$ cat design.v
module register (r, rst, data, clk);
	output reg r;
	input rst,clk;
	input data;
    always @(posedge clk or negedge rst)
    begin
      if (rst==0)
	       begin
 	        r<=0;
         end
      else
        begin
          r<=data;
        end
    end
endmodule
module register3b (r, rst, data, clk);
	output reg [2:0] r;
	input rst,clk;
	input [2:0] data;
    always @(posedge clk or negedge rst)
    begin
      if (rst==0)
	       begin
 	        r[2:0]<= 3'b0;
         end
      else
        begin
          r[2:0]<=data[2:0];
        end
    end
endmodule
module register4b (r, rst, data, clk);
	output reg [3:0] r;
	input rst,clk;
	input [3:0] data;
   always @(posedge clk or negedge rst)
    begin
      if (rst==0)
	       begin
 	        r[3:0]<= 4'b0;
         end
      else
        begin
          r[3:0]<=data[3:0];
        end
    end
endmodule
module register32b (r, rst, data, clk);
	output reg [31:0] r;
	input rst,clk;
	input [31:0] data;
    always @(posedge clk or negedge rst)
    begin
      if (rst==0)
	       begin
 	        r[31:0]<= 32'b0;
         end
      else
        begin
          r[31:0]<=data[31:0];
        end
    end
endmodule
module ALU (alu_out, zero, funct, data1, data2);
	output zero;
	output reg [31:0] alu_out;
	input [31:0] data1,data2;
	input [2:0] funct;
assign zero=~(|alu_out);
always @(funct,data1,data2)
begin
  case (funct)
    3'b001: alu_out=data1+data2;
    3'B010: alu_out=data1-data2;
    3'b011: alu_out=data1&data2;
    3'b100:  alu_out=data1|data2;
    3'b101: alu_out=~data1;
    3'b110: alu_out=data1^data2;
    default:alu_out=32'b0;
  endcase
end
endmodule
module signextend (entrada,salida,tipo);
  input [27:0] entrada;
  input [1:0] tipo;
  output reg [31:0] salida;
  always @(entrada,tipo)   
  begin                    
    case (tipo)
      2'b00:   
			salida=entrada[16]?{15'b111111111111111,entrada[16:0]}:{15'b0,entrada[16:0]};
      2'b01:   
			salida=entrada[19]?{12'b111111111111,entrada[19:0]}:{12'b0,entrada[19:0]};
      2'b10:   
			salida=entrada[23]?{8'b11111111,entrada[23:0]}:{8'b0,entrada[23:0]};
      2'b11:   
			salida=entrada[27]?{4'b1111,entrada[27:0]}:{4'b0,entrada[27:0]};
    endcase
  end
endmodule
module decoder (mbs,negar,functout,RegWrite,MemtoReg,MemWrite,Branch,tipo,ALUsrc,opcode,functin);
input [2:0] functin;
input [3:0] opcode;
output reg RegWrite,MemtoReg,MemWrite,Branch,ALUsrc,mbs,negar;
output reg [2:0] functout;
output reg [1:0] tipo;
always @(opcode,functin)
begin
  case (opcode)
    4'b0000: begin
            RegWrite<=0;MemtoReg<=0;MemWrite<=0;Branch<=1;functout<=3'b010;tipo<=2'b00;ALUsrc<=0;mbs<=1;negar<=1;
          end
    4'b0001: begin
            RegWrite<=0;MemtoReg<=0;MemWrite<=0;Branch<=1;functout<=3'b010;tipo<=2'b00;ALUsrc<=0;mbs<=1;negar<=1;  
          end
    4'b0010: begin
            RegWrite<=0;MemtoReg<=0;MemWrite<=0;Branch<=1;functout<=3'b010;tipo<=2'b00;ALUsrc<=0;mbs<=1;negar<=0;  
          end
    4'b0011: begin
            RegWrite<=0;MemtoReg<=0;MemWrite<=0;Branch<=1;functout<=3'b010;tipo<=2'b00;ALUsrc<=0;mbs<=1;negar<=0;  
          end
    4'b0100: begin
            RegWrite<=0;MemtoReg<=0;MemWrite<=0;Branch<=1;functout<=3'b010;tipo<=2'b00;ALUsrc<=0;mbs<=0;negar<=1;
          end
    4'b0101: begin
            RegWrite<=0;MemtoReg<=0;MemWrite<=0;Branch<=1;functout<=3'b010;tipo<=2'b00;ALUsrc<=0;mbs<=0;negar<=1;
          end
    4'b0110: begin
            RegWrite<=0;MemtoReg<=0;MemWrite<=0;Branch<=1;functout<=3'b010;tipo<=2'b00;ALUsrc<=0;mbs<=0;negar<=0;
          end
    4'b0111: begin
            RegWrite<=0;MemtoReg<=0;MemWrite<=0;Branch<=1;functout<=3'b010;tipo<=2'b00;ALUsrc<=0;mbs<=0;negar<=0;
          end
    4'b1000: begin
            RegWrite<=1;MemtoReg<=0;MemWrite<=0;Branch<=0;functout<=functin;tipo<=2'b00;ALUsrc<=0;mbs<=0;negar<=0;
          end 
    4'b1001: begin
            RegWrite<=1;MemtoReg<=0;MemWrite<=0;Branch<=0;functout<=functin;tipo<=2'b00;ALUsrc<=1;mbs<=0;negar<=0;
          end
    4'b1010: begin
            RegWrite<=1;MemtoReg<=1;MemWrite<=0;Branch<=0;functout<=3'b001;tipo<=2'b00;ALUsrc<=1;mbs<=0;negar<=0;
          end
    4'b1011: begin
            RegWrite<=0;MemtoReg<=0;MemWrite<=1;Branch<=0;functout<=3'b001;tipo<=2'b00;ALUsrc<=1;mbs<=0;negar<=0;
          end
    4'b1100: begin
            RegWrite<=0;MemtoReg<=0;MemWrite<=0;Branch<=0;functout<=3'b000;tipo<=2'b00;ALUsrc<=1;mbs<=0;negar<=0;
          end
    4'b1101: begin
            RegWrite<=0;MemtoReg<=0;MemWrite<=0;Branch<=0;functout<=3'b000;tipo<=2'b00;ALUsrc<=1;mbs<=0;negar<=0;
          end
    4'b1110: begin
            RegWrite<=0;MemtoReg<=0;MemWrite<=0;Branch<=1;functout<=3'b001;tipo<=2'b01;ALUsrc<=1;mbs<=0;negar<=0;  
          end
    4'b1111: begin
            RegWrite<=0;MemtoReg<=0;MemWrite<=0;Branch<=1;functout<=3'b001;tipo<=2'b10;ALUsrc<=0;mbs<=0;negar<=0;  
          end
  endcase    
end
endmodule
module bancoreg (addrr, addrw, write, datain, dataout,rst,clk);    
	input [3:0] addrr,addrw;
	input write,rst,clk;
	input [31:0] datain;
	output reg [31:0] dataout;
	reg [511:0] memo;
	 always @(posedge clk or negedge rst)
	   begin
	     if (rst==0)
	       memo <= 512'b0;
	     else if (write==1)
	       memo[addrw*32 +: 32] <= datain[31:0];
	   end
	 always @(posedge clk)
	   begin
	     if (rst==1)
	       dataout[31:0] <= (write==1 && addrw==addrr) ? datain[31:0] : memo[addrr*32 +: 32];
	   end
endmodule
module IF (PCout,PCin);  
  input [31:0] PCin;
  output reg [31:0] PCout; 
  always @(PCin)
  begin
    PCout=PCin+1;
  end
endmodule
module ID (mbs,negar,jump,dato1,dato2,destinoWrOut,inm_ext,RegWriteout,MemtoReg,MemWrite,Branch,ALUsrc,funct,PCout,Instruccion,PCin,RegWritein,dataWr,destinoWrIn,rst,clk);
  input RegWritein,rst,clk;
  input [3:0] destinoWrIn;
  input [31:0] Instruccion,PCin,dataWr;
  output [31:0] dato1,dato2,inm_ext,PCout;
  output [3:0] destinoWrOut;
  output RegWriteout,MemtoReg,MemWrite,Branch,ALUsrc,mbs,negar;
  output jump;  
  output [2:0] funct;
  wire [1:0] tipo;
  decoder decodificador (
  .mbs(mbs),
  .negar(negar),
  .functout(funct),
  .RegWrite(RegWriteout),
  .MemtoReg(MemtoReg),
  .MemWrite(MemWrite),
  .Branch(Branch),
  .tipo(tipo),
  .ALUsrc(ALUsrc),
  .opcode(Instruccion[31:28]),
  .functin(Instruccion[19:17]));
  bancoreg rs (
  .addrr((Instruccion[31:28]==4'b1110)?Instruccion[27:24]:Instruccion[23:20]), 
  .addrw(destinoWrIn), 
  .write(RegWritein), 
  .datain(dataWr), 
  .dataout(dato1),
  .rst(rst),
  .clk(clk));
  bancoreg rt (
  .addrr(((Instruccion[31:28]==4'b1011)||(~Instruccion[31]))?Instruccion[27:24]:Instruccion[16:13]),
  .addrw(destinoWrIn), 
  .write(RegWritein), 
  .datain(dataWr), 
  .dataout(dato2),
  .rst(rst),
  .clk(clk));
  signextend extensor (
  .entrada(Instruccion[27:0]),
  .salida(inm_ext),
  .tipo(tipo));
  assign jump=Instruccion[31];  
  assign destinoWrOut=Instruccion[27:24];
  assign PCout=PCin;
endmodule
module EX (PCout,dataWrMem,destinoWrOut,zeroOut,alu_out,RegWriteOut,MemtoRegOut,MemWriteOut,BranchOut,RegWriteIn,MemtoRegIn,MemWriteIn,BranchIn,funct,ALUsrc,dato1,dato2,destinoWrIn,inm_ext,jump,negar,mbs,PCin);
input [31:0] dato1,dato2,inm_ext,PCin;
input [3:0] destinoWrIn;
output [3:0] destinoWrOut; 
input negar,mbs,jump,RegWriteIn,MemtoRegIn,MemWriteIn,BranchIn,ALUsrc;
input [2:0] funct;
output RegWriteOut,MemtoRegOut,MemWriteOut,BranchOut;
output zeroOut;
output [31:0] alu_out,dataWrMem,PCout;
wire zero;
ALU alu (
.alu_out(alu_out), 
.zero(zero), 
.funct(funct), 
.data1(MemWriteIn?dato2:dato1), 
.data2(ALUsrc?inm_ext:dato2));
assign PCout=jump?(ALUsrc?(dato1+inm_ext):inm_ext):(PCin+inm_ext);  
assign dataWrMem=dato1;  
assign RegWriteOut=RegWriteIn;
assign MemtoRegOut=MemtoRegIn;
assign MemWriteOut=MemWriteIn;
assign BranchOut=BranchIn;
assign destinoWrOut=destinoWrIn;
assign zeroOut=mbs?(zero?~zero:(negar?~mbs:mbs)):(negar?~zero:zero);
endmodule
module MEM (PCout,alu_outWB,PCsrc,RegWriteOut,MemtoRegOut,destinoWrOut,zero,alu_outMEM,destinoWrIn,RegWriteIn,MemtoRegIn,BranchIn,PCin,jump);
  input jump,zero,RegWriteIn,MemtoRegIn,BranchIn;
  input [31:0] alu_outMEM,PCin;
  input [3:0] destinoWrIn;
  output RegWriteOut,MemtoRegOut,PCsrc;
  output [3:0] destinoWrOut;
  output [31:0] PCout,alu_outWB;
  assign alu_outWB=alu_outMEM;
  assign PCout=jump?alu_outMEM:PCin;
  assign PCsrc=jump?BranchIn:(BranchIn&zero);
  assign RegWriteOut=RegWriteIn;
  assign MemtoRegOut=MemtoRegIn;
  assign destinoWrOut=destinoWrIn;
endmodule
module WB (RegWriteOut,destinoWrOut,res,data_mem,alu_out,destinoWrIn,RegWriteIn,MemtoRegIn);
  input [31:0] alu_out,data_mem;
  input RegWriteIn,MemtoRegIn;
  input [3:0] destinoWrIn;
  output RegWriteOut;
  output [31:0] res;
  output [3:0] destinoWrOut;
  assign RegWriteOut=RegWriteIn;
  assign destinoWrOut=destinoWrIn;
  assign res=MemtoRegIn?data_mem:alu_out;
endmodule
module RISC (destinoWrWB,escribir,PCsrc,result,PCoutMEM,NReset,clk,alu_outMEM,WriteDataInMEM,datoMemOut,InstruccionIn,PCinIF,MemWriteInMEM);
  input [31:0] datoMemOut,InstruccionIn;
  input NReset,clk;
  output escribir,PCsrc,MemWriteInMEM;
  output [3:0] destinoWrWB;
  output [31:0] result,PCoutMEM,alu_outMEM,PCinIF,WriteDataInMEM;
  wire [31:0] InstruccionIn,PCoutIF,PCinIF;
  wire [31:0] InstruccionOut,inm_extID,PCinID,PCoutID;
  wire [3:0] destinoWrOutID;
  wire mbsID,negarID,jumpID,RegWriteoutID,MemtoRegID,MemWriteID,BranchID,ALUsrcID;
  wire [2:0] functID;
  wire [31:0] dato1EX,dato2EX,inm_extEX,PCinEX,PCoutEX,dataWrMemEX,alu_outEX;
  wire [3:0] destinoWrInEX,destinoWrOutEX;
  wire [2:0] functEX;
  wire RegWriteOutEX,RegWriteInEX,MemtoRegOutEX,MemtoRegInEX,MemWriteOutEX,MemWriteInEX,BranchOutEX,BranchInEX,ALUsrcEX,zeroEX,jumpEX,negarEX,mbsEX;
  wire BranchInMEM,jumpMEM,zeroMEM,MemWriteInMEM,MemWriteOutMEM,RegWriteInMEM,RegWriteOutMEM,MemtoRegInMEM,MemtoRegOutMEM;
  wire [3:0] destinoWrInMEM,destinoWrOutMEM;
  wire [31:0] datoMemOut,PCinMEM,WriteDataInMEM,alu_outWB1;
  wire [31:0] data_mem,alu_outWB2;
  wire [3:0] destinoWrInWB;
  wire RegWriteInWB,MemtoRegInWB;
  IF IF (
  .PCout(PCoutIF),
  .PCin(PCinIF));
  ID ID (
  .mbs(mbsID),
  .negar(negarID),
  .jump(jumpID),
  .dato1(dato1EX),
  .dato2(dato2EX),
  .destinoWrOut(destinoWrOutID),
  .inm_ext(inm_extID),
  .RegWriteout(RegWriteoutID),
  .MemtoReg(MemtoRegID),
  .MemWrite(MemWriteID),
  .Branch(BranchID),
  .ALUsrc(ALUsrcID),
  .funct(functID),
  .PCout(PCoutID),
  .Instruccion(InstruccionOut),
  .PCin(PCinID),
  .RegWritein(escribir),
  .dataWr(result),
  .destinoWrIn(destinoWrWB),
  .rst(NReset),
  .clk(clk));
  EX EX (
  .PCout(PCoutEX),
  .dataWrMem(dataWrMemEX),
  .destinoWrOut(destinoWrOutEX),
  .zeroOut(zeroEX),
  .alu_out(alu_outEX),
  .RegWriteOut(RegWriteOutEX),
  .MemtoRegOut(MemtoRegOutEX),
  .MemWriteOut(MemWriteOutEX),
  .BranchOut(BranchOutEX),
  .RegWriteIn(RegWriteInEX),
  .MemtoRegIn(MemtoRegInEX),
  .MemWriteIn(MemWriteInEX),
  .BranchIn(BranchInEX),
  .funct(functEX),
  .ALUsrc(ALUsrcEX),
  .dato1(dato1EX),
  .dato2(dato2EX),
  .destinoWrIn(destinoWrInEX),
  .inm_ext(inm_extEX),
  .jump(jumpEX),
  .negar(negarEX),
  .mbs(mbsEX),
  .PCin(PCinEX));
  MEM MEM(
  .PCout(PCoutMEM),
  .alu_outWB(alu_outWB1),
  .PCsrc(PCsrc),
  .RegWriteOut(RegWriteOutMEM),
  .MemtoRegOut(MemtoRegOutMEM),
  .destinoWrOut(destinoWrOutMEM),
  .zero(zeroMEM),
  .alu_outMEM(alu_outMEM),
  .destinoWrIn(destinoWrInMEM),
  .RegWriteIn(RegWriteInMEM),
  .MemtoRegIn(MemtoRegInMEM),
  .BranchIn(BranchInMEM),
  .PCin(PCinMEM),
  .jump(jumpMEM));
  WB WB(
  .RegWriteOut(escribir),
  .destinoWrOut(destinoWrWB),
  .res(result),
  .data_mem(data_mem),
  .alu_out(alu_outWB2),
  .destinoWrIn(destinoWrInWB),
  .RegWriteIn(RegWriteInWB),
  .MemtoRegIn(MemtoRegInWB));
  register32b regPC_IFtoIF(
  .r(PCinIF), 
  .rst(NReset),
  .data(PCsrc?PCoutMEM:PCoutIF), 
  .clk(clk));
  register32b regPC_IFtoID(
  .r(PCinID), 
  .rst(NReset),
  .data(PCoutIF), 
  .clk(clk));
  register32b regInstr_IFtoID(
  .r(InstruccionOut), 
  .rst(NReset),
  .data(InstruccionIn), 
  .clk(clk));
  register4b regdestinoWr_IDtoEX(
  .r(destinoWrInEX), 
  .rst(NReset),
  .data(destinoWrOutID), 
  .clk(clk));
  register32b regInmediato_IDtoEX(
  .r(inm_extEX), 
  .rst(NReset),
  .data(inm_extID), 
  .clk(clk));
  register32b regPC_IDtoEX(
  .r(PCinEX), 
  .rst(NReset),
  .data(PCoutID), 
  .clk(clk));
  register regmbs_IDtoEX(
  .r(mbsEX), 
  .rst(NReset),
  .data(mbsID), 
  .clk(clk));
  register regnegar_IDtoEX(
  .r(negarEX), 
  .rst(NReset),
  .data(negarID), 
  .clk(clk));
  register regjump_IDtoEX(
  .r(jumpEX), 
  .rst(NReset),
  .data(jumpID), 
  .clk(clk));
  register regRegWrite_IDtoEX(
  .r(RegWriteInEX), 
  .rst(NReset),
  .data(RegWriteoutID), 
  .clk(clk));
  register regMemtoReg_IDtoEX(
  .r(MemtoRegInEX), 
  .rst(NReset),
  .data(MemtoRegID), 
  .clk(clk));
  register regMemWrite_IDtoEX(
  .r(MemWriteInEX), 
  .rst(NReset),
  .data(MemWriteID), 
  .clk(clk));
  register regBranch_IDtoEX(
  .r(BranchInEX), 
  .rst(NReset),
  .data(BranchID), 
  .clk(clk));
  register regALUsrc_IDtoEX(
  .r(ALUsrcEX), 
  .rst(NReset),
  .data(ALUsrcID), 
  .clk(clk));
  register3b regfunct_IDtoEX(
  .r(functEX), 
  .rst(NReset),
  .data(functID), 
  .clk(clk));
  register32b regPC_EXtoMEM(
  .r(PCinMEM), 
  .rst(NReset),
  .data(PCoutEX), 
  .clk(clk));
  register32b regdataWrMem_EXtoMEM(
  .r(WriteDataInMEM), 
  .rst(NReset),
  .data(dataWrMemEX), 
  .clk(clk));
  register4b regdestinoWr_EXtoMEM(
  .r(destinoWrInMEM), 
  .rst(NReset),
  .data(destinoWrOutEX), 
  .clk(clk));
  register regJump_EXtoMEM(
  .r(jumpMEM), 
  .rst(NReset),
  .data(jumpEX), 
  .clk(clk));
  register regzero_EXtoMEM(
  .r(zeroMEM), 
  .rst(NReset),
  .data(zeroEX), 
  .clk(clk));
  register regRegWrite_EXtoMEM(
  .r(RegWriteInMEM), 
  .rst(NReset),
  .data(RegWriteOutEX), 
  .clk(clk));
  register regMemtoReg_EXtoMEM(
  .r(MemtoRegInMEM), 
  .rst(NReset),
  .data(MemtoRegOutEX), 
  .clk(clk));
  register regMemWrite_EXtoMEM(
  .r(MemWriteInMEM), 
  .rst(NReset),
  .data(MemWriteOutEX), 
  .clk(clk));
  register regBranch_EXtoMEM(
  .r(BranchInMEM), 
  .rst(NReset),
  .data(BranchOutEX), 
  .clk(clk));
  register32b regalu_out_EXtoMEM(
  .r(alu_outMEM), 
  .rst(NReset),
  .data(alu_outEX), 
  .clk(clk));
  register32b regALU_out_MEMtoWB(
  .r(alu_outWB2), 
  .rst(NReset),
  .data(alu_outWB1), 
  .clk(clk));
  register32b regData_mem_out_MEMtoWB(
  .r(data_mem), 
  .rst(NReset),
  .data(datoMemOut), 
  .clk(clk));
  register regRegWrite_MEMtoWB(
  .r(RegWriteInWB), 
  .rst(NReset),
  .data(RegWriteOutMEM), 
  .clk(clk));
  register regMemtoReg_MEMtoWB(
  .r(MemtoRegInWB), 
  .rst(NReset),
  .data(MemtoRegOutMEM), 
  .clk(clk));
  register4b regdestinoWr_MEMtoWB(
  .r(destinoWrInWB), 
  .rst(NReset),
  .data(destinoWrOutMEM), 
  .clk(clk));
endmodule
$ cat config.mk
export PLATFORM = sky130hd
export DESIGN_NAME = RISC
export DESIGN_NICKNAME = RISC
export VERILOG_FILES = /design/flow/design.v
export SDC_FILE = /design/flow/constraint.sdc
export NUM_CORES = 4
export LEC_CHECK = 0
export ABC_AREA = 1
export CAP_MARGIN = 20
export CORE_MARGIN = 2
export CORE_UTILIZATION = 72
export CTS_CLUSTER_DIAMETER = 194
export SLEW_MARGIN = 20
$ cat run.sh
#!/bin/bash
# the make line also repeats each setting of config.mk as NAME=value (left out here)
make -C /OpenROAD-flow-scripts/flow DESIGN_CONFIG=/design/flow/config.mk WORK_HOME=/design/flow/orfs CLKGATE_MAP_FILE= finish
$ cat constraint.sdc
create_clock -name core_clock -period 3.89 [get_ports {clk}]
set_input_delay 0.7780 -clock core_clock [delete_from_list [all_inputs] [get_ports {clk}]]
set_output_delay 0.7780 -clock core_clock [all_outputs]
set_load 0.01 [all_outputs]
==> reports/qor.log, run 1 <==
qor: synth.yosys-mux-area-fraction 0.009904
qor: floorplan.die_area 0.1020 sq mm
qor: synth.syn_avg_cell_area 8.099 sq um
qor: synth.post_synth_main_area_contributors dfrtp_1 48%, o21ai_0 11%, nand2_1 8.2%
qor: outcome.run_status aborted with a tool error
qor: synth.synthXorXnorAreaFrac 0.01039
qor: synth.edf_count 64
qor: synth.number_of_synthesis_warnings 9
qor: clock_network.clock_tree.root_cell clkbuf_16
qor: clock_network.clock_tree.buffer_depth 3
qor: synth.ys_async_sr_fraction 0.9554
qor: floorplan.std_cell_rows 115
qor: floorplan.dieHeight 319.4 um
qor: placement.buffers_on_ports 232
qor: synth.synth.lib_cells_used.distinct 61
qor: synth.synth_adder_area_share 0.02896
qor: floorplan.pin_count 233
qor: synth.postSynthCellCount 8844
qor: synth.largest_area_cell dfrtp_1
qor: synth.synth.yosys.num_cells 8844
qor: synth.numSynthFlops 1435
qor: synth.synth.comb.largest_family AND-OR/OR-AND gates
qor: synth.synth-main-ff-cell dfrtp_1
qor: synth.netlist.top_cell.by_instances o21ai_0
qor: global_routing.grtUsageTotal 0.7940
qor: placement.dpl.hpwl 179200 um
qor: placement.placement.cell_area 0.07738 sq mm
qor: floorplan.core_region_area 0.09856 sq mm
qor: synth.synth.cellmix.compoundShare 0.1957
qor: floorplan.die-width 319.4 um
qor: floorplan.floorplan.initialDensity 0.7267
qor: synth.and_or_nand_nor_area_frac 0.1517
qor: global_routing.grt.overflow.total 154
qor: synth.yosysChipArea 0.07163 sq mm
qor: synth.mappedNetlistArea 0.07163 sq mm
qor: synth.synth_seq_share 0.5058
qor: synth.synth.top_cells.by_count 1637 x o21ai_0, 1559 x nand2_1, 1371 x dfrtp_1
qor: clock_network.cts_num_sinks 1435
qor: synth.top_area_frac 0.4790
qor: clock_network.cts_buffers 144
qor: outcome.tool.error [ERROR GRT-0232] Routing congestion too high. Check the congestion heatmap in the GUI.
qor: synth.synth.net_count 9074
qor: clock_network.h-tree-depth 4
qor: placement.finalWeightedCongestion 1.040
qor: outcome.failed_stage 5_1_grt
==> repair_timing <==
item / CTS
hold buffers: 1
resized: 103
setup endpoints to repair: 17
buffers inserted: 16
pin swaps: 43
hold endpoints to repair: 6
==> layer usage <==
metal,overflow,GRT usage
met1,10,0.8074
met2,79,0.9314
met3,8,0.6643
met4,57,0.7471
met5,0,0.4875
==> per-stage QoR <==
stage	instances	worst slack, ns	setup TNS (ns)	utilization
3_5_place_dp	10270	-0.5876	-2.738	0.7850
2_1_floorplan	8844	0.01462	0	-
3_3_place_gp	10270	-0.5016	-1.499	0.7850
4_1_cts	10550	-0.2564	-0.4221	0.8397
==> inputs of run 2 (changes only) <==
CORE_UTILIZATION = 71   (was 72)
CTS_CLUSTER_DIAMETER = not set   (was 194)
SETUP_SLACK_MARGIN = 1.51   (was not set)
clock period = 6.46 ns   (was 3.89 ns; I/O delays follow)
==> run 2 against run 1 <==
Effect of this change: the run now finishes clean; area after synthesis did not move; synthesized cell count unchanged; die area rose by 1.4%.
==> reports/qor.log, run 2 <==
qor: finish.final_net_count 9065
qor: setup_path.critical_path_cell_count 9
qor: synth.mappedNetlistArea 0.07163 sq mm [unchanged]
qor: synth.synth.cellmix.compoundShare 0.1957 [unchanged]
qor: synth.number_of_synthesis_warnings 9 [unchanged]
qor: synth.largest_area_cell dfrtp_1
qor: pwr.p_switching 9.895 mW
qor: finish.post-route-util 0.7991
qor: pwr.comb_power_frac 0.263
qor: sta.timing_worst_slew_pin_value 1.190 ns
qor: floorplan.core_region_area 0.1000 sq mm [+1.5%]
qor: hold_path.timing.hold.worst.start regInstr_IFtoID.r[2]
qor: setup_path.critPathArrivalTime 5.63 ns
qor: setup_path.setup.worst_path.end_class flop
qor: sta.rsz0062_at_grt true
qor: sta.clock_skew 0.05364 ns
qor: synth.netlist.top_cell.by_instances o21ai_0
qor: clock_network.h-tree-depth 4 [unchanged]
qor: synth.synth_adder_area_share 0.02896 [unchanged]
qor: pwr.power_switching_share 0.3523
qor: synth.top_area_frac 0.4790 [unchanged]
qor: setup_path.critical_path.cell_chain buf_4, inv_2, ha_4, or2_0, nand2_4, inv_2, nor4_4, buf_4, o21ai_0
qor: pwr.power.share.sequential 0.426
qor: sta.final_min_period_over_clock_period 0.7817
qor: synth.synth_seq_share 0.5058 [unchanged]
qor: synth.synthXorXnorAreaFrac 0.01039 [unchanged]
qor: synth.edf_count 64 [unchanged]
qor: pwr.total_clock_network_power 8.75 mW
qor: synth.synth.top_cells.by_count 1637 x o21ai_0, 1559 x nand2_1, 1371 x dfrtp_1
qor: detailed_routing.first_pass_drt_iterations 14
qor: placement.buffers_on_ports 232 [unchanged]
qor: setup_path.cp_slowest_stage_delay 0.86 ns
qor: sta.final_critical_path_setup_slack 1.410 ns
qor: setup_path.cp-start-kind flop
qor: sta.tightest_slew_margin_relative_to_the_limit 0.2054
qor: pwr.power.largest_group registers
qor: sta.timing.final.crit_period 5.050 ns
qor: placement.pre_cts_slack 1.601 ns [+2.189 ns]
qor: hold_path.worst_hold_path.num_cells 0
qor: detailed_routing.routed_wirelength 268400 um
qor: setup_path.capturing_point_of_the_worst_reg2reg_path ID.rs.memo[429]
qor: setup_path.critPathKind reg -> reg
qor: pwr.power_density 351.4 mW/mm^2
qor: synth.yosys-mux-area-fraction 0.009904 [unchanged]
qor: synth.synth.net_count 9074 [unchanged]
qor: synth.numSynthFlops 1435 [unchanged]
qor: floorplan.die-width 321.6 um [+0.69%]
qor: pwr.total_power 28.08 mW
qor: floorplan.std_cell_rows 116 [+0.87%]
qor: sta.max_freq 0.1980 GHz
qor: pwr.leakagePower 37.37 nW
qor: pwr.ir_drop 286.8 uV
qor: setup_path.reg2reg_slack 1.41 ns
qor: pwr.combinational_power 7.38 mW
qor: flow_run.openroad.warnings 126
qor: finish.syn_to_final_growth 11.56%
qor: setup_path.timing.critical_path.from regdestinoWr_MEMtoWB.r[0]
qor: global_routing.global_route_wire_length_before_repair 399900 um
qor: pwr.seq_cell_power 12.0 mW
qor: detailed_routing.detailedRoute.firstIterationViolations 11690
qor: setup_path.cp_slowest_cell buf_4
qor: synth.synth.comb.largest_family AND-OR/OR-AND gates
qor: synth.post_synth_main_area_contributors dfrtp_1 48%, o21ai_0 11%, nand2_1 8.2%
qor: sta.maxSlewViolCount 0
qor: hold_path.hold-path-endpoint regInmediato_IDtoEX.r[2]
qor: placement.dpl.hpwl 165100 um [-7.9%]
qor: detailed_routing.detail-route-antenna-nets 0
qor: global_routing.antenna_found_initial 21
qor: sta.total_negative_slack_for_setup_checks 0 ns
qor: outcome.run_status timing/DRC/antenna clean
qor: synth.synth-main-ff-cell dfrtp_1
qor: synth.syn_avg_cell_area 8.099 sq um [unchanged]
qor: setup_path.crit_required 7.04 ns
qor: floorplan.pin_count 233 [unchanged]
qor: flow_run.max_cap_violations 0
qor: setup_path.cpLargestDelayFamily buffers and inverters
qor: synth.postSynthCellCount 8844 [unchanged]
qor: detailed_routing.drc_errors 0
qor: floorplan.dieHeight 321.6 um [+0.69%]
qor: pwr.power_report.internal_total 18.19 mW
qor: global_routing.grtUsageTotal 0.5175
qor: clock_network.cts_num_sinks 1435 [unchanged]
qor: clock_network.cts.hold.buffers_added 0 [-1]
qor: pwr.pwr-share-clk 0.311
qor: synth.yosysChipArea 0.07163 sq mm [unchanged]
qor: global_routing.first_global_vias 68250
qor: floorplan.die_area 0.1034 sq mm [+1.4%]
qor: synth.synth.yosys.num_cells 8844 [unchanged]
qor: synth.synth.lib_cells_used.distinct 61 [unchanged]
qor: setup_path.crit-reg2reg-launch regdestinoWr_MEMtoWB.r[0]
qor: clock_network.clock_tree.buffer_depth 3 [unchanged]
qor: clock_network.cts_buffers 144 [unchanged]
qor: sta.setup_viol 0
qor: clock_network.clock_latency 0.80 ns
qor: detailed_routing.via_count 68990
qor: floorplan.floorplan.initialDensity 0.7163 [-0.01045]
qor: placement.finalWeightedCongestion 1.028 [-1.2%]
qor: clock_network.clk_pin_slew_worst_setup_hold_paths 0.06 ns
qor: synth.and_or_nand_nor_area_frac 0.1517 [unchanged]
qor: global_routing.grt_max_degree 203
qor: clock_network.clock_tree.root_cell clkbuf_16
qor: sta.finalHoldViolCount 0
qor: setup_path.path_buffers 4
qor: synth.ys_async_sr_fraction 0.9554 [unchanged]
qor: detailed_routing.routed_via_density 6.722
qor: detailed_routing.routedWlPerCell 26.15 um
qor: setup_path.critPathCapture ID.rs.memo[429]
qor: global_routing.grt.overflow.total 0
qor: setup_path.critical_path.max_fanout 58
qor: clock_network.cts_tree done
qor: setup_path.r2r.worst_path.cells 9
qor: hold_path.min_path_type reg -> reg
[run 2: per-stage QoR]
step	cell area, sq um	hold slack (ns)	cells
floorplan	71630	0.3312	8844
global placement	74820	0.3331	9977
detailed placement	74820	0.3347	9977
CTS	79690	0.3432	10240
global route	79870	0.3535	10250
finish	79910	0.3357	10260
[run 2: final cells by class]
cell class | count | area, sq um
clock buffers | 215 | 4205
diodes | 14 | 35.03
flip-flops and latches | 1435 | 36230
fillers | 6209 | 20090
repair buffers | 350 | 3643
inverters | 1307 | 4938
well taps | 1298 | 1624
clock inverters | 47 | 661.9
multi-input cells | 5597 | 28570
[run 2: routing by layer]
| layer | share of wire | vias to the layer above | track usage |
|---|---|---|---|
| met5 | 0.00094 | - | 0 |
| met4 | 0.091 | 20 | 0.3861 |
| met3 | 0.16 | 1938 | 0.2062 |
| met2 | 0.42 | 6083 | 0.7493 |
| met1 | 0.33 | 32090 | 0.6251 |
| li1 | - | 28860 | - |
[run 2: what timing repair did]
| item | CTS | global route |
|---|---|---|
| endpoints found under the setup margin | 0 | 70 |
| setup buffers | 0 | 5 |
| resized | 0 | 18 |
==> inputs of run 3 (changes only) <==
CELL_PAD_IN_SITES_DETAIL_PLACEMENT = 2   (was not set)
CELL_PAD_IN_SITES_GLOBAL_PLACEMENT = 2   (was not set)
CORE_ASPECT_RATIO = 1.11   (was not set)
CORE_MARGIN = 3   (was 2)
CORE_UTILIZATION = 56   (was 71)
CTS_CLUSTER_DIAMETER = 47   (was not set)
CTS_CLUSTER_SIZE = 52   (was not set)
GPL_ROUTABILITY_DRIVEN = 0   (was not set)
SETUP_SLACK_MARGIN = 0.25   (was 1.51)
SLEW_MARGIN = 40   (was 20)
TNS_END_PERCENT = 20   (was not set)
clock period = 4.6 ns   (was 6.46 ns; I/O delays follow)
==> run 3 against run 2 <==
Effect of this change: area after synthesis is the same; the flow now stops in 3_1_place_gp_skip_io; synthesized cell count did not move; die area increased by 28%.
==> reports/qor.log, run 3 <==
qor: synth.edf_count 64 [unchanged]
qor: synth.synthXorXnorAreaFrac 0.01039 [unchanged]
qor: synth.synth.top_cells.by_count 1637 x o21ai_0, 1559 x nand2_1, 1371 x dfrtp_1
qor: synth.yosys-mux-area-fraction 0.009904 [unchanged]
qor: synth.netlist.top_cell.by_instances o21ai_0
qor: synth.synth.lib_cells_used.distinct 61 [unchanged]
qor: synth.top_area_frac 0.4790 [unchanged]
qor: synth.synth_seq_share 0.5058 [unchanged]
qor: floorplan.core_region_area 0.1263 sq mm [+26%]
qor: floorplan.floorplan.initialDensity 0.5670 [-0.1493]
qor: synth.synth.cellmix.compoundShare 0.1957 [unchanged]
qor: synth.and_or_nand_nor_area_frac 0.1517 [unchanged]
qor: synth.synth_adder_area_share 0.02896 [unchanged]
qor: synth.numSynthFlops 1435 [unchanged]
qor: synth.syn_avg_cell_area 8.099 sq um [unchanged]
qor: synth.synth.comb.largest_family AND-OR/OR-AND gates
qor: synth.ys_async_sr_fraction 0.9554 [unchanged]
qor: floorplan.die-width 345.5 um [+7.4%]
qor: synth.synth-main-ff-cell dfrtp_1
qor: floorplan.die_area 0.1322 sq mm [+28%]
qor: synth.yosysChipArea 0.07163 sq mm [unchanged]
qor: outcome.failed_stage 3_1_place_gp_skip_io
qor: synth.number_of_synthesis_warnings 9 [unchanged]
qor: synth.postSynthCellCount 8844 [unchanged]
qor: synth.mappedNetlistArea 0.07163 sq mm [unchanged]
qor: synth.largest_area_cell dfrtp_1
qor: synth.post_synth_main_area_contributors dfrtp_1 48%, o21ai_0 11%, nand2_1 8.2%
qor: outcome.tool.error [ERROR GPL-0301] Utilization 105.624 % exceeds 100%.
qor: synth.synth.net_count 9074 [unchanged]
qor: outcome.run_status aborted with a tool error
qor: synth.synth.yosys.num_cells 8844 [unchanged]
qor: floorplan.dieHeight 382.8 um [+19%]
qor: floorplan.std_cell_rows 137 [+18%]
==> inputs of run 4 (changes only) <==
ABC_AREA = not set   (was 1)
CAP_MARGIN = 30   (was 20)
CELL_PAD_IN_SITES_DETAIL_PLACEMENT = 0   (was 2)
CELL_PAD_IN_SITES_GLOBAL_PLACEMENT = not set   (was 2)
CORE_ASPECT_RATIO = not set   (was 1.11)
CORE_MARGIN = 2   (was 3)
CORE_UTILIZATION = 72   (was 56)
CTS_CLUSTER_DIAMETER = 365   (was 47)
CTS_CLUSTER_SIZE = 13   (was 52)
MAX_ROUTING_LAYER = met5   (was not set)
MIN_ROUTING_LAYER = met1   (was not set)
PLACE_DENSITY_LB_ADDON = 0.03   (was not set)
SETUP_SLACK_MARGIN = not set   (was 0.25)
SLEW_MARGIN = 20   (was 40)
TNS_END_PERCENT = not set   (was 20)
clock period = 4.82 ns   (was 4.6 ns; I/O delays follow)
==> run 4 against run 3 <==
Effect of this change: the layout now fails its checks (setup timing); die area decreased by 29%; synthesized cell count decreased by 29%; area after synthesis decreased by 7.8%.
==> reports/qor.log, run 4 <==
qor: outcome.run_status finished with violations
qor: outcome.failed_layout_checks setup timing
qor: detailed_routing.detail-route-antenna-nets 0
qor: synth.synth.top_cells.by_count 1371 x dfrtp_1, 1233 x nor2_1, 1153 x a21oi_1
qor: finish.filler_cell_count 5083
qor: clock_network.clock_tree.root_cell clkbuf_16
qor: sta.total_negative_slack_for_setup_checks -0.4064 ns
qor: synth.synth.lib_cells_used.distinct 81 [+33%]
qor: setup_path.critPathArrivalTime 5.83 ns
qor: synth.edf_count 64 [unchanged]
qor: global_routing.grt_busiest_layer met2
qor: synth.postSynthCellCount 6279 [-29%]
qor: synth.synth.comb.largest_family AND-OR/OR-AND gates
qor: setup_path.timing.critical_path.from regALUsrc_IDtoEX.r
qor: global_routing.antenna_found_initial 15
qor: floorplan.core_region_area 0.09125 sq mm [-28%]
qor: pwr.power.largest_group registers
qor: sta.finalHoldWorstSlack 0.2104 ns
qor: pwr.power_report.internal_total 25.78 mW
qor: synth.ys_async_sr_fraction 0.9554 [unchanged]
qor: sta.maxSlewViolCount 0
qor: clock_network.cts.hold.buffers_added 0
qor: synth.and_or_nand_nor_area_frac 0.1185 [-0.03320]
qor: global_routing.grt_util_met3 0.1176
qor: sta.max_freq 0.1914 GHz
qor: synth.top_area_frac 0.5195 [+0.04049]
qor: synth.syn_avg_cell_area 10.52 sq um [+30%]
qor: detailed_routing.detailedRoute.firstIterationViolations 7393
qor: detailed_routing.routed_wirelength 203800 um
qor: clock_network.clock_tree.buffer_depth 3
qor: pwr.ir_drop 362.9 uV
qor: setup_path.cp_slowest_stage_delay 0.55 ns
qor: sta.tightest_slew_margin_relative_to_the_limit 0.2824
qor: floorplan.dieHeight 306.9 um [-20%]
qor: setup_path.crit-reg2reg-launch regALUsrc_IDtoEX.r
qor: global_routing.use_met2 0.6617
qor: finish.final_net_count 6731
qor: finish.syn_to_final_growth 14.22%
qor: global_routing.first_global_vias 53210
qor: global_routing.grt.overflow.total 0
qor: floorplan.std_cell_rows 111 [-19%]
qor: pwr.power.share.sequential 0.452
qor: pwr.leakagePower 33.56 nW
qor: synth.post_synth_main_area_contributors dfrtp_1 52%, a21oi_1 8.7%, mux4_2 8.7%
qor: finish.ff_latch_area 0.03624 sq mm
qor: synth.synth.yosys.num_cells 6279 [-29%]
qor: setup_path.r2r.worst_path.cells 23
qor: clock_network.clock_latency 0.74 ns
qor: setup_path.path_buffers 3
qor: detailed_routing.routedWlPerCell 26.40 um
qor: pwr.power_density 521.6 mW/mm^2
qor: sta.setup_viol 2
qor: pwr.combinational_power 12.8 mW
qor: synth.yosysChipArea 0.06605 sq mm [-7.8%]
qor: setup_path.critical_path_cell_count 23
qor: synth.mappedNetlistArea 0.06605 sq mm [-7.8%]
qor: synth.synth-main-ff-cell dfrtp_1
qor: clock_network.cts_num_sinks 1435
qor: detailed_routing.routed_via_density 6.819
qor: sta.rsz0062_at_grt true
qor: clock_network.cts_buffers 120
qor: pwr.total_clock_network_power 8.78 mW
qor: pwr.power_switching_share 0.3449
qor: floorplan.die_area 0.09417 sq mm [-29%]
qor: global_routing.grt_max_degree 160
qor: sta.finalHoldViolCount 0
qor: pwr.seq_cell_power 17.8 mW
qor: global_routing.grt.met1_usage 0.5915
qor: floorplan.die-width 306.9 um [-11%]
qor: synth.synth_seq_share 0.5486 [+0.04276]
qor: setup_path.cp_slowest_cell dfrtp_4
qor: sta.clock_skew 0.02544 ns
qor: synth.synthXorXnorAreaFrac 0.01817 [+0.007774]
qor: setup_path.critPathKind reg -> reg
qor: flow_run.max_cap_violations 0
qor: setup_path.crit_required 5.43 ns
qor: synth.numSynthFlops 1435 [unchanged]
qor: clock_network.clk_pin_slew_worst_setup_hold_paths 0.07 ns
qor: synth.synth.net_count 6509 [-28%]
qor: setup_path.critPathCapture regzero_EXtoMEM.r
qor: setup_path.critical_path.max_fanout 8
qor: finish.multi_input_comb_area 0.02817 sq mm
qor: setup_path.setup.worst_path.end_class flop
qor: sta.timing_worst_slew_pin_value 1.069 ns
qor: sta.final_critical_path_setup_slack -0.4053 ns
qor: placement.dpl.hpwl 130700 um
qor: clock_network.cts_tree done
qor: flow_run.openroad.warnings 85
qor: sta.timing.final.crit_period 5.225 ns
qor: setup_path.cpLargestDelayFamily simple AND/OR/NAND/NOR gates
qor: floorplan.floorplan.initialDensity 0.7238 [+0.1568]
qor: setup_path.reg2reg_slack -0.41 ns
qor: setup_path.capturing_point_of_the_worst_reg2reg_path regzero_EXtoMEM.r
qor: pwr.p_switching 13.57 mW
qor: clock_network.h-tree-depth 3
qor: pwr.pwr-share-clk 0.223
qor: placement.buffers_on_ports 232
qor: detailed_routing.first_pass_drt_iterations 6
qor: placement.dp.cells 7559
qor: detailed_routing.drc_errors 0
qor: synth.largest_area_cell dfrtp_1
qor: detailed_routing.via_count 52660
qor: synth.yosys-mux-area-fraction 0.1104 [+0.1005]
qor: global_routing.global_route_wire_length_before_repair 310800 um
qor: synth.synth.cellmix.compoundShare 0.1351 [-0.06060]
qor: finish.finalNonFillerCells 7722
qor: setup_path.cp-start-kind flop
qor: sta.final_min_period_over_clock_period 1.084
qor: synth.synth_adder_area_share 0.03141 [+0.002448]
qor: floorplan.pin_count 233
qor: setup_path.critical_path.cell_chain mux2i_4, inv_2, nor2_4, nand3_2, nor3_4, nand2_1, buf_4, o21ai_0, xnor2_1, ha_1, o21a_1, buf_4, a21oi_1, a21boi_1, a311oi_1, xor2_1, o21ai_0, and4bb_1, nand4b_1, or4b_4, nor3_4, mux2i_1, nor3_2
qor: global_routing.grtUsageTotal 0.4400
qor: pwr.comb_power_frac 0.325
qor: synth.number_of_synthesis_warnings 9 [unchanged]
qor: hold_path.min_path_type in -> async
qor: synth.netlist.top_cell.by_instances dfrtp_1
-- run 4: per-layer routing --
metal,wire [um],vias to the layer above
met5,128,-
li1,-,22250
met4,12130,20
met3,24900,836
met1,74080,26010
met2,92590,3540
-- run 4: layout make-up --
cell class | instances | area share
clock inverter | 3 | 0.0006303
tap | 1186 | 0.01967
antenna | 5 | 0.0001659
timing repair buffer | 597 | 0.07648
inverter | 155 | 0.007713
multi-input combinational | 4192 | 0.3734
clock buffer | 149 | 0.04153
sequential | 1435 | 0.4804
-- run 4: metrics by stage --
step | cell area (sq um) | setup WS, ns | power, mW | utilization
2_1_floorplan | 66160 | 0.01373 | 24.91 | -
3_3_place_gp | 71990 | -0.4521 | 29.45 | 0.7890
3_5_place_dp | 72000 | -0.6335 | 30.14 | 0.7890
6_report | 75430 | -0.4053 | 39.35 | 0.8267
5_1_grt | 75420 | -0.7583 | 41.10 | 0.8266
4_1_cts | 75250 | -0.3428 | 38.99 | 0.8247
-- run 4: timing repair --
| action | CTS | global route |
|---|---|---|
| cloned | 0 | 0 |
| buffers inserted | 1 | 3 |
| pin swaps | 2 | 14 |
| gates resized | 15 | 29 |
| setup endpoints to repair | 4 | 4 |
==> inputs of run 5 (changes only) <==
CAP_MARGIN = 20   (was 30)
CELL_PAD_IN_SITES_DETAIL_PLACEMENT = not set   (was 0)
CORE_UTILIZATION = 40   (was 72)
CTS_CLUSTER_DIAMETER = not set   (was 365)
CTS_CLUSTER_SIZE = not set   (was 13)
GPL_ROUTABILITY_DRIVEN = not set   (was 0)
MAX_ROUTING_LAYER = not set   (was met5)
MIN_ROUTING_LAYER = not set   (was met1)
PLACE_DENSITY_LB_ADDON = not set   (was 0.03)
SETUP_SLACK_MARGIN = -0.35   (was not set)
clock period = 6.66 ns   (was 4.82 ns; I/O delays follow)
==> run 5 against run 4 <==
Effect of this change: the run now finishes clean; global-route usage down 19 points; total power decreased by 23%; combinational power is 33% lower; cell area increased by 1.6%; die area increased by 79%; first-iteration DRC count fell by 37%; critical endpoint unchanged; flip-flop count unchanged; clock power rose by 1%; non-clock buffer count shrank 222; sequential share of layout area fell by 0.76 points.
==> reports/qor.log, run 5 <==
qor: clock_network.clock_latency 0.82 ns [+0.08 ns]
qor: setup_path.setup.worst_path.end_class flop
qor: floorplan.dieHeight 410.3 um [+34%]
qor: detailed_routing.routed_wirelength 205600 um [+0.85%]
qor: clock_network.postCtsResizedCells 0 [-15]
qor: placement.finalWeightedCongestion 0.9080
qor: detailed_routing.routed_via_density 5.557 [-19%]
qor: flow_run.max_cap_violations 0 [unchanged]
qor: floorplan.die-width 410.3 um [+34%]
qor: setup_path.critPathCapture regzero_EXtoMEM.r
qor: finish.multi_input_comb_area 0.02793 sq mm [-0.84%]
qor: finish.ff_latch_area 0.03624 sq mm [about the same]
qor: sta.setup_viol 0 [-2]
qor: synth.netlist.top_cell.by_instances dfrtp_1
qor: pwr.p_switching 9.975 mW [-27%]
qor: clock_network.cts_buffers 155 [+29%]
qor: detailed_routing.drc_errors 0 [unchanged]
qor: clock_network.cts_tree done
qor: clock_network.cts_setup_buffers 0 [-1]
qor: clock_network.cts.hold.buffers_added 0 [unchanged]
qor: setup_path.cp-start-kind flop
qor: setup_path.critical_path_cell_count 21 [-8.7%]
qor: hold_path.hold-path-endpoint regPC_IDtoEX.r[26]
qor: synth.synthXorXnorAreaFrac 0.01817 [unchanged]
qor: synth.synth.net_count 6509 [unchanged]
qor: finish.final_net_count 6544 [-2.8%]
qor: setup_path.cp_slowest_stage_delay 0.69 ns [+0.14 ns]
qor: pwr.total_clock_network_power 8.88 mW [+1%]
qor: hold_path.worst_hold_path.num_cells 0
qor: setup_path.critPathArrivalTime 6.89 ns [+1.06 ns]
qor: global_routing.first_global_vias 47710 [-10%]
qor: synth.edf_count 64 [unchanged]
qor: global_routing.global_route_wire_length_before_repair 309600 um [-0.39%]
qor: setup_path.r2r.worst_path.cells 21 [-8.7%]
qor: setup_path.cp_slowest_cell dfrtp_2
qor: synth.numSynthFlops 1435 [unchanged]
qor: floorplan.pin_count 233 [unchanged]
qor: sta.maxSlewViolCount 0 [unchanged]
qor: clock_network.clock_tree.buffer_depth 3 [unchanged]
qor: synth.synth.top_cells.by_count 1371 x dfrtp_1, 1233 x nor2_1, 1153 x a21oi_1
qor: setup_path.critical_path.max_fanout 17 [+9]
qor: synth.and_or_nand_nor_area_frac 0.1185 [unchanged]
qor: detailed_routing.via_count 47920 [-9.0%]
qor: finish.post-route-util 0.4662 [-0.3606]
qor: synth.yosysChipArea 0.06605 sq mm [unchanged]
qor: synth.post_synth_main_area_contributors dfrtp_1 52%, a21oi_1 8.7%, mux4_2 8.7%
qor: pwr.power.largest_group registers
qor: detailed_routing.routedWlPerCell 23.84 um [-9.7%]
qor: setup_path.reg2reg_slack 0.45 ns [+0.86 ns]
qor: placement.placement.cell_area 0.07124 sq mm [-1.1%]
qor: pwr.leakagePower 33.43 nW [-0.39%]
qor: setup_path.critPathKind reg -> reg
qor: clock_network.cts_num_sinks 1435 [unchanged]
qor: synth.syn_avg_cell_area 10.52 sq um [unchanged]
qor: setup_path.critical_path.cell_chain buf_4, mux2i_1, inv_2, nor3_1, and3_1, and4_1, a31oi_1, xnor2_1, ha_1, and4_1, and3_1, a222oi_1, nor3_1, a311oi_1, nand2_1, nor4_1, nand4b_1, or4b_1, nor3_2, mux2i_1, nor3_2
qor: synth.synth.comb.largest_family AND-OR/OR-AND gates
qor: pwr.pwr-share-clk 0.293 [+0.070]
qor: detailed_routing.detail-route-antenna-nets 0 [unchanged]
qor: sta.timing_worst_slew_pin_value 1.091 ns [+0.02145 ns]
qor: placement.dp.cells 8340 [+10%]
qor: floorplan.die_area 0.1684 sq mm [+79%]
qor: detailed_routing.detailedRoute.firstIterationViolations 4665 [-37%]
qor: clock_network.h-tree-depth 4 [+1]
qor: sta.tightest_slew_margin_relative_to_the_limit 0.2574 [-0.02501]
qor: finish.filler_cell_count 15090 [+200%]
qor: synth.synth.cellmix.compoundShare 0.1351 [unchanged]
qor: synth.synth-main-ff-cell dfrtp_1
qor: synth.synth_adder_area_share 0.03141 [unchanged]
qor: synth.synth_seq_share 0.5486 [unchanged]
qor: synth.number_of_synthesis_warnings 9 [unchanged]
qor: synth.top_area_frac 0.5195 [unchanged]
qor: global_routing.grt_max_degree 186 [+16%]
qor: floorplan.std_cell_rows 149 [+34%]
qor: sta.final_min_period_over_clock_period 0.9324 [-0.1517]
qor: clock_network.clock_tree.root_cell clkbuf_16
qor: pwr.power_report.internal_total 20.37 mW [-21%]
qor: sta.clock_skew 0.03300 ns [+0.007561 ns]
qor: placement.dpl.hpwl 130800 um [+0.10%]
qor: finish.post-route-cell-area 0.07665 sq mm [+1.6%]
qor: setup_path.path_buffers 2 [-1]
qor: pwr.power.share.sequential 0.423 [-0.029]
qor: floorplan.core_region_area 0.1644 sq mm [+80%]
qor: global_routing.antenna_found_initial 5 [-10]
qor: global_routing.grtUsageTotal 0.2450 [-0.1950]
qor: clock_network.clk_pin_slew_worst_setup_hold_paths 0.06 ns [about the same]
qor: pwr.ir_drop 292.6 uV [-19%]
qor: synth.synth.yosys.num_cells 6279 [unchanged]
qor: hold_path.timing.hold.worst.start regPC_IFtoID.r[26]
qor: synth.yosys-mux-area-fraction 0.1104 [unchanged]
qor: setup_path.crit-reg2reg-launch regALUsrc_IDtoEX.r
qor: pwr.comb_power_frac 0.284 [-0.041]
qor: sta.max_freq 0.1610 GHz [-16%]
qor: setup_path.crit_required 7.34 ns [+1.91 ns]
qor: pwr.power_switching_share 0.3287 [-0.01624]
qor: setup_path.cpLargestDelayFamily simple AND/OR/NAND/NOR gates
qor: finish.finalNonFillerCells 8624 [+12%]
qor: synth.largest_area_cell dfrtp_1
qor: pwr.combinational_power 8.62 mW [-33%]
qor: finish.syn_to_final_growth 16.06%
qor: placement.buffers_on_ports 232 [unchanged]
qor: sta.finalHoldViolCount 0 [unchanged]
qor: global_routing.grt.overflow.total 0 [unchanged]
qor: synth.synth.lib_cells_used.distinct 81 [unchanged]
qor: setup_path.capturing_point_of_the_worst_reg2reg_path regzero_EXtoMEM.r
qor: synth.mappedNetlistArea 0.06605 sq mm [unchanged]
qor: pwr.power_density 395.9 mW/mm^2 [-24%]
qor: pwr.total_power 30.35 mW [-23%]
qor: synth.ys_async_sr_fraction 0.9554 [unchanged]
qor: detailed_routing.first_pass_drt_iterations 7 [+1]
qor: floorplan.floorplan.initialDensity 0.4017 [-0.3222]
qor: sta.timing.final.crit_period 6.210 ns [+0.9846 ns]
qor: pwr.seq_cell_power 12.8 mW [-28%]
qor: setup_path.timing.critical_path.from regALUsrc_IDtoEX.r
qor: hold_path.min_path_type reg -> reg
qor: outcome.run_status timing/DRC/antenna clean
qor: synth.postSynthCellCount 6279 [unchanged]
qor: flow_run.openroad.warnings 120 [+41%]
run 5: through the flow:
step | worst slack, ns | setup TNS (ns) | hold slack (ns)
6_report | 0.4500 | 0 | 0.3413
5_1_grt | -0.1130 | -0.1130 | 0.3538
4_1_cts | 0.4220 | 0 | 0.3449
3_5_place_dp | 0.4574 | 0 | 0.3347
3_3_place_gp | 0.4555 | 0 | 0.3317
2_1_floorplan | 1.382 | 0 | 0.3312
run 5: final cells by class:
| type | instances | area share |
|---|---|---|
| diodes | 4 | 0.0001306 |
| flip-flops and latches | 1435 | 0.4727 |
| clock inverters | 49 | 0.009076 |
| repair buffers | 375 | 0.05073 |
| clock buffers | 225 | 0.05958 |
| well taps | 2189 | 0.03573 |
| inverters | 155 | 0.007590 |
| multi-input cells | 4192 | 0.3644 |
run 5: routing by layer:
metal | wire, um | vias to the layer above | part of all wire | GRT usage
met5 | 7 | - | 0.000034 | 0
met4 | 5713 | 2 | 0.028 | 0.07049
met3 | 13230 | 287 | 0.064 | 0.03824
met2 | 93940 | 1612 | 0.46 | 0.3825
met1 | 92670 | 24090 | 0.45 | 0.3538
li1 | - | 21930 | - | -
==> inputs of run 6 (changes only) <==
CORE_UTILIZATION = 72   (was 40)
CTS_CLUSTER_SIZE = 44   (was not set)
PLACE_DENSITY = 0.65   (was not set)
SETUP_SLACK_MARGIN = 1.36   (was -0.35)
clock period = 4.58 ns   (was 6.66 ns; I/O delays follow)
==> run 6 against run 5 <==
Effect of this change: now fails the layout checks on hold timing, setup timing; die area down 44%; synthesized cell count unchanged; clock power up 41%; wire length up 37%; flip-flop count unchanged; core utilization up 44 points; clock skew up 0.018 ns; fmax up 12%; largest cell class unchanged; highest routed layer unchanged; global-route usage up 30 points; critical endpoint unchanged; first-iteration DRC count rose to 2.7 times the previous value; cell area up 7.9%.
==> reports/qor.log, run 6 <==
qor: synth.postSynthCellCount 6279 [unchanged]
qor: synth.synth.lib_cells_used.distinct 81 [unchanged]
qor: global_routing.grt.overflow.total 0 [unchanged]
qor: detailed_routing.routed_wirelength 282600 um [+37%]
qor: sta.rsz0062_at_grt true
qor: sta.final_min_period_over_clock_period 1.214 [+0.2813]
qor: synth.synthXorXnorAreaFrac 0.01817 [unchanged]
qor: outcome.failed_layout_checks hold timing, setup timing
qor: synth.syn_avg_cell_area 10.52 sq um [unchanged]
qor: setup_path.reg2reg_slack -0.98 ns [-1.43 ns]
qor: setup_path.capturing_point_of_the_worst_reg2reg_path regzero_EXtoMEM.r
qor: setup_path.cp_slowest_stage_delay 0.57 ns [-0.12 ns]
qor: setup_path.crit_required 5.26 ns [-2.08 ns]
qor: synth.synth_seq_share 0.5486 [unchanged]
qor: setup_path.cp-start-kind flop
qor: synth.synth-main-ff-cell dfrtp_1
qor: setup_path.critPathArrivalTime 6.24 ns [-0.65 ns]
qor: setup_path.setup.worst_path.end_class flop
qor: detailed_routing.routedWlPerCell 34.63 um [+45%]
qor: clock_network.clk_pin_slew_worst_setup_hold_paths 0.07 ns [about the same]
qor: sta.timing.final.crit_period 5.559 ns [-0.6510 ns]
qor: pwr.seq_cell_power 19.2 mW [+50%]
qor: setup_path.cp_slowest_cell dfrtp_4
qor: sta.clock_skew 0.05066 ns [+0.01767 ns]
qor: global_routing.global_route_wire_length_before_repair 374900 um [+21%]
qor: floorplan.core_region_area 0.09125 sq mm [-45%]
qor: synth.post_synth_main_area_contributors dfrtp_1 52%, a21oi_1 8.7%, mux4_2 8.7%
qor: detailed_routing.first_pass_drt_iterations 21 [+14]
qor: pwr.power_density 595.4 mW/mm^2 [+50%]
qor: finish.finalNonFillerCells 8160 [-5.4%]
qor: sta.timing_worst_slew_pin_value 1.282 ns [+0.1918 ns]
qor: sta.tightest_slew_margin_relative_to_the_limit 0.1433 [-0.1141]
qor: setup_path.critPathKind reg -> reg
qor: finish.filler_cell_count 3375 [-78%]
qor: pwr.power_report.internal_total 30.85 mW [+51%]
qor: synth.synth.net_count 6509 [unchanged]
qor: setup_path.timing.critical_path.from regALUsrc_IDtoEX.r
qor: floorplan.std_cell_rows 111 [-26%]
qor: outcome.run_status finished with violations
qor: hold_path.min_path_type in -> async
qor: sta.final_critical_path_setup_slack -0.9790 ns [-1.429 ns]
qor: pwr.power.share.sequential 0.390 [-0.033]
qor: sta.finalHoldWorstSlack -0.004909 ns [-0.3462 ns]
qor: pwr.comb_power_frac 0.357 [+0.073]
qor: synth.synth.yosys.num_cells 6279 [unchanged]
qor: global_routing.grt_max_degree 137 [-26%]
qor: pwr.leakagePower 36.96 nW [+11%]
qor: floorplan.die_area 0.09417 sq mm [-44%]
qor: pwr.combinational_power 17.6 mW [+100%]
qor: detailed_routing.drc_errors 0 [unchanged]
qor: detailed_routing.routed_via_density 7.675 [+38%]
qor: sta.finalHoldViolCount 1 [+1]
qor: synth.netlist.top_cell.by_instances dfrtp_1
qor: clock_network.clock_tree.buffer_depth 3 [unchanged]
qor: placement.buffers_on_ports 232 [unchanged]
qor: pwr.power_switching_share 0.3737 [+0.04503]
qor: setup_path.critical_path.max_fanout 7 [-10]
qor: placement.pre_cts_slack -0.6397 ns [-1.097 ns]
qor: synth.synth.top_cells.by_count 1371 x dfrtp_1, 1233 x nor2_1, 1153 x a21oi_1
qor: synth.synth.comb.largest_family AND-OR/OR-AND gates
qor: floorplan.floorplan.initialDensity 0.7238 [+0.3222]
qor: placement.finalWeightedCongestion 0.9945 [+9.5%]
qor: synth.numSynthFlops 1435 [unchanged]
qor: detailed_routing.via_count 62630 [+31%]
qor: clock_network.clock_tree.root_cell clkbuf_16
qor: setup_path.critPathCapture regzero_EXtoMEM.r
qor: setup_path.critical_path.cell_chain buf_12, mux2i_1, buf_4, nand4_1, nor2_2, and2_4, and3_2, a21oi_1, xnor2_1, ha_1, buf_4, nand2_1, o21ai_1, a222oi_1, buf_4, nor3_2, a311oi_1, nand2_1, nor4_2, nand4b_1, or4b_4, nor3_4, mux2i_1, nor3_2
qor: synth.ys_async_sr_fraction 0.9554 [unchanged]
qor: placement.dp.cells 7622 [-8.6%]
qor: synth.synth_adder_area_share 0.03141 [unchanged]
qor: synth.synth.cellmix.compoundShare 0.1351 [unchanged]
qor: pwr.pwr-share-clk 0.254 [-0.039]
qor: synth.and_or_nand_nor_area_frac 0.1185 [unchanged]
qor: setup_path.r2r.worst_path.cells 24 [+14%]
qor: clock_network.h-tree-depth 4 [unchanged]
qor: finish.final_net_count 7068 [+8.0%]
qor: finish.post-route-util 0.9066 [+0.4404]
qor: pwr.p_switching 18.41 mW [+85%]
qor: setup_path.critical_path_cell_count 24 [+14%]
qor: pwr.ir_drop 508.0 uV [+74%]
qor: finish.syn_to_final_growth 25.25%
qor: setup_path.cpLargestDelayFamily simple AND/OR/NAND/NOR gates
qor: setup_path.critPathMostFrequentCell buf_4
qor: clock_network.cts_num_sinks 1435 [unchanged]
qor: sta.max_freq 0.1799 GHz [+12%]
qor: clock_network.cts.hold.buffers_added 0 [unchanged]
qor: global_routing.grtUsageTotal 0.5405 [+0.2955]
qor: clock_network.cts_tree done
qor: global_routing.first_global_vias 61710 [+29%]
qor: global_routing.antenna_found_initial 40 [+35]
qor: synth.yosys-mux-area-fraction 0.1104 [unchanged]
qor: detailed_routing.detail-route-antenna-nets 0 [unchanged]
qor: clock_network.clock_latency 0.82 ns [about the same]
qor: setup_path.path_buffers 4 [+2]
qor: pwr.power.largest_group registers
qor: flow_run.max_cap_violations 0 [unchanged]
qor: synth.mappedNetlistArea 0.06605 sq mm [unchanged]
qor: floorplan.die-width 306.9 um [-25%]
qor: sta.setup_viol 8 [+8]
qor: placement.dpl.hpwl 131400 um [+0.47%]
qor: clock_network.cts_buffers 142 [-8.4%]
qor: detailed_routing.detailedRoute.firstIterationViolations 12690 [+170%]
qor: synth.yosysChipArea 0.06605 sq mm [unchanged]
qor: floorplan.dieHeight 306.9 um [-25%]
qor: pwr.total_clock_network_power 12.5 mW [+41%]
qor: flow_run.openroad.warnings 82 [-32%]
qor: synth.number_of_synthesis_warnings 9 [unchanged]
qor: floorplan.pin_count 233 [unchanged]
qor: synth.edf_count 64 [unchanged]
qor: synth.largest_area_cell dfrtp_1
qor: synth.top_area_frac 0.5195 [unchanged]
qor: setup_path.crit-reg2reg-launch regALUsrc_IDtoEX.r
qor: pwr.total_power 49.26 mW [+62%]
qor: sta.maxSlewViolCount 0 [unchanged]
run 6: cell type report:
type	instances	area, sq um	share of cell area
sequential	1435	36250	0.4382
multi-input combinational	4193	29780	0.3600
timing repair buffer	911	9663	0.1168
clock buffer	210	4279	0.05173
tap	1186	1484	0.01794
inverter	155	689.4	0.008334
clock inverter	48	521.8	0.006307
antenna	22	55.05	0.0006655
run 6: routing by layer:
metal	GRT usage	share of wire	vias to the layer above	wire length, um
met4	0.4512	0.12	44	33240
met5	0.005168	0.0019	-	536
li1	-	-	23080	-
met3	0.2132	0.18	2942	50660
met2	0.7844	0.41	7186	116900
met1	0.6374	0.29	29370	81190
run 6: repair_timing:
action	CTS	global route
gates resized	481	313
setup buffers	149	81
pin swaps	73	124
setup endpoints to repair	507	1060
cloned	18	10
run 6: per-stage QoR:
step                hold WS [ns]  cell area [sq um]  TNS, ns
floorplan                 0.3312              66320  -0.1769
global route             0.09110              82680   -4.943
finish                 -0.004909              82720   -2.774
global placement          0.3315              72620  -0.7416
detailed placement        0.3347              72620  -0.8572
CTS                       0.1387              80540  -0.5755
==> inputs of run 7 (changes only) <==
CELL_PAD_IN_SITES_DETAIL_PLACEMENT = 2   (was not set)
CORE_UTILIZATION = 40   (was 72)
CTS_CLUSTER_SIZE = not set   (was 44)
GPL_ROUTABILITY_DRIVEN = 0   (was not set)
HOLD_SLACK_MARGIN = 0.2   (was not set)
MIN_ROUTING_LAYER = met2   (was not set)
PLACE_DENSITY = not set   (was 0.65)
SETUP_SLACK_MARGIN = not set   (was 1.36)
SLEW_MARGIN = 40   (was 20)
clock period = 8.0 ns   (was 4.58 ns; I/O delays follow)
==> run 7 against run 6 <==
Effect of this change: the flow now stops in 5_1_grt; die area grew 79%; area after synthesis is the same; synthesized cell count is the same.
==> reports/qor.log, run 7 <==
qor: clock_network.cts_num_sinks 1435 [unchanged]
qor: synth.ys_async_sr_fraction 0.9554 [unchanged]
qor: floorplan.die-width 410.3 um [+34%]
qor: clock_network.cts.hold.buffers_added 0 [unchanged]
qor: synth.synth.top_cells.by_count 1371 x dfrtp_1, 1233 x nor2_1, 1153 x a21oi_1
qor: synth.synth.yosys.num_cells 6279 [unchanged]
qor: synth.number_of_synthesis_warnings 9 [unchanged]
qor: synth.syn_avg_cell_area 10.52 sq um [unchanged]
qor: floorplan.std_cell_rows 149 [+34%]
qor: global_routing.grt.overflow.total 814
qor: synth.synth_adder_area_share 0.03141 [unchanged]
qor: clock_network.h-tree-depth 4 [unchanged]
qor: synth.synth.net_count 6509 [unchanged]
qor: synth.post_synth_main_area_contributors dfrtp_1 52%, a21oi_1 8.7%, mux4_2 8.7%
qor: synth.yosys-mux-area-fraction 0.1104 [unchanged]
qor: floorplan.pin_count 233 [unchanged]
qor: outcome.run_status aborted with a tool error
qor: synth.synth.comb.largest_family AND-OR/OR-AND gates
qor: synth.synth_seq_share 0.5486 [unchanged]
qor: clock_network.cts_buffers 154 [+8.5%]
qor: synth.and_or_nand_nor_area_frac 0.1185 [unchanged]
qor: synth.edf_count 64 [unchanged]
qor: placement.buffers_on_ports 232 [unchanged]
qor: synth.numSynthFlops 1435 [unchanged]
qor: synth.mappedNetlistArea 0.06605 sq mm [unchanged]
qor: global_routing.grtUsageTotal 0.7482
qor: outcome.failed_stage 5_1_grt
qor: synth.postSynthCellCount 6279 [unchanged]
qor: synth.synth-main-ff-cell dfrtp_1
qor: clock_network.clock_tree.root_cell clkbuf_16
qor: floorplan.floorplan.initialDensity 0.4017 [-0.3222]
qor: floorplan.core_region_area 0.1644 sq mm [+80%]
qor: placement.pre_cts_slack 1.061 ns [+1.700 ns]
qor: synth.top_area_frac 0.5195 [unchanged]
qor: clock_network.postCtsResizedCells 0 [-100%]
qor: synth.synth.cellmix.compoundShare 0.1351 [unchanged]
qor: synth.largest_area_cell dfrtp_1
qor: synth.synth.lib_cells_used.distinct 81 [unchanged]
qor: synth.yosysChipArea 0.06605 sq mm [unchanged]
qor: outcome.tool.error [ERROR GRT-0232] Routing congestion too high. Check the congestion heatmap in the GUI.
qor: synth.synthXorXnorAreaFrac 0.01817 [unchanged]
qor: clock_network.clock_tree.buffer_depth 3 [unchanged]
qor: placement.dpl.hpwl 191500 um [+46%]
qor: floorplan.dieHeight 410.3 um [+34%]
qor: floorplan.die_area 0.1684 sq mm [+79%]
qor: synth.netlist.top_cell.by_instances dfrtp_1
qor: clock_network.cts_setup_buffers 0 [-100%]
## run 7: per-stage QoR
stage / std cells / power (mW) / cell area, sq um
global placement: 8314 / 17.55 / 70890
detailed placement: 8325 / 19.04 / 71180
CTS: 8605 / 28.19 / 76390
floorplan: 6279 / 14.99 / 66050
## run 7: per-layer routing
metal	track usage	GRT overflow
met5	0.6560	101
met3	0.7859	382
met4	0.6575	180
met2	0.7705	151
met1	-	-
Power and IR drop assume default switching activity.
